Setup of run A:
Design FPA_final, start of the top module:
module FPA_final (
input clk,
input rst,
input [31 : 0] in1,
input [31 : 0] in2,
output [31 : 0] OUT
);
wire [31 : 0]A;
wire [31 : 0]B;
wire [31 : 0]C;
Registers operand1_reg (clk,rst, in1, A);
Registers operand2_reg (clk, rst, in2, B);
FPA B1 ( .A(A), .B(B), .Sum(C), .Cout(), .of());
Registers output_reg (clk,rst, C, OUT);
endmodule
export LEC_CHECK = 0
export CAP_MARGIN = 20
export CORE_MARGIN = 9
export CORE_UTILIZATION = 40
export GPL_TIMING_DRIVEN = 0
export SLEW_MARGIN = 20
create_clock -name core_clock -period 22.0 [get_ports {clk}]
run.sh (not shown) runs the stock make flow with config.mk's settings and CLKGATE_MAP_FILE=.
### run A -> run B
Settings: CORE_MARGIN changed from 9 to 2; SLEW_MARGIN changed from 20 to 5.
--- outcome ---
Having completed the whole flow, run B delivered a layout that passed the timing, DRC and antenna checks. Between run B and run A, the final cell area excluding filler cells figures differ only marginally. Between run A and run B, the worst hold slack is lower for run B. Compared with run A, run B shows a total power per unit cell area that is 2.0% lower. Area enclosed by the die boundary, run A and run B, lower one = run B. operand1_reg.out[23] as the critical path startpoint was reported by run B, and operand1_reg.out[29] by run A.
### run B -> run C
Settings: putting SETUP_SLACK_MARGIN at -0.28 where nothing was set; swapping 5 for 20 in SLEW_MARGIN; putting CTS_CLUSTER_DIAMETER at 348 where nothing was set; clearing GPL_TIMING_DRIVEN, which used to be 0; putting TNS_END_PERCENT at 20 where nothing was set; putting CTS_CLUSTER_SIZE at 99 where nothing was set; swapping 40 for 61 in CORE_UTILIZATION.
Findings:
Diff run B -> run C: worst vdd rail ir drop went up, area added between synthesis and finish lower, flip-flop and latch share of the layout cell area picked up an extra 0.40 points. Run C: final setup slack of the worst path higher than run B. From run B to run C the numbers moved as follows: total wire length now smaller; leakage dissipation now smaller; global-route usage over all layers now larger; maximum frequency from static timing analysis now larger.
Here is what was changed in the inputs of run D compared with run C.
Settings: SETUP_SLACK_MARGIN no longer set, was -0.28; CTS_CLUSTER_DIAMETER no longer set, was 348; CTS_CLUSTER_SIZE no longer set, was 99; TNS_END_PERCENT no longer set, was 20; CORE_UTILIZATION now 40, was 61; the clock period (ns, I/O delays scaled along) now 20.0, was 22.0.
Results
Per the comparison of run D with run C, number of instances in the placed design went up about 8%; core utilization fell by 23 points.
Sort run D and run C by wire length of the first global-routing pass, descending, and run D comes first.
Synthesis-to-layout area growth delta for run D relative to run C: 3.0 points higher
Comparing the two runs side by side, run D comes out behind run C on final routed wirelength across all metal layers.
Going from run C to run D, setup slack at placement has decreased; required time at the worst-slack endpoint decreased by 1.94 ns relative to the old numbers; power share of the combinational group now sits lower.
The overall power of run D exceeds that of run C by about 12%.
On final cell count without fillers, the lower figure sits with run C, not run D.


job 3594:
FPA_final again, from the RTL that the note above started with.
make LEC_CHECK=0 ABC_AREA=1 CAP_MARGIN=20 CORE_MARGIN=2 CORE_UTILIZATION=64 CTS_CLUSTER_DIAMETER=295 CTS_CLUSTER_SIZE=98 PLACE_DENSITY=0.42 SETUP_SLACK_MARGIN=4.5 SLEW_MARGIN=20 TNS_END_PERCENT=10 finish   # period 16.2 ns
[inputs] job 4593 vs job 3594
Settings: CTS_CLUSTER_DIAMETER no longer set, was 295; SETUP_SLACK_MARGIN no longer set, was 4.5; TNS_END_PERCENT now 15, was 10; CORE_UTILIZATION now 72, was 64; PLACE_DENSITY now 0.37, was 0.42; the clock period (ns, I/O delays scaled along) now 13.8, was 16.2.
Results
- The flow ended early for job 4593: it failed with a tool error in clock tree synthesis.
- Compared with job 3594, job 4593 shows area of placed instances that has gone up by more than 10%.
- Job 4593 vs job 3594: overall die area down by more than 10%
- Instance count after placement with tap cells included: job 4593 vs job 3594 up about 14%
- Compared with job 3594, in job 4593 die extent in y moved down; fraction of registers with async set/reset level.
- Measured against job 3594, the placed wire-length estimate of job 4593 comes out at 1.4 times the reference value.
What job 8078 does differently from job 4593 at the input level:
Settings: clearing PLACE_DENSITY, which used to be 0.37; clearing ABC_AREA, which used to be 1; clearing CTS_CLUSTER_SIZE, which used to be 98; clearing TNS_END_PERCENT, which used to be 15; swapping 72 for 59 in CORE_UTILIZATION; swapping 13.8 for 11.1 in the clock period (ns, I/O delays scaled along).
==> comparison <==
- [job 8078] post-synthesis chip area from yosys rose about 2.7% relative to job 4593
- Job 8078: it failed with a tool error in global routing, so there are no final results.
- Job 8078 against job 4593: multiplexer fraction of the synthesized cell area increased by 5.4 points relative to the old numbers; horizontal extent of the die up about 12%.
- Setup slack at placement came out lower on job 8078 than on job 4593.
- Job 8078 vs. job 4593: die outline height now larger; area of the die now larger; post-synthesis instance area now larger; share of synthesized area occupied by flip-flops and latches now smaller; yosys stat cell total now smaller.
Power is estimated from default activity; no workload was simulated.
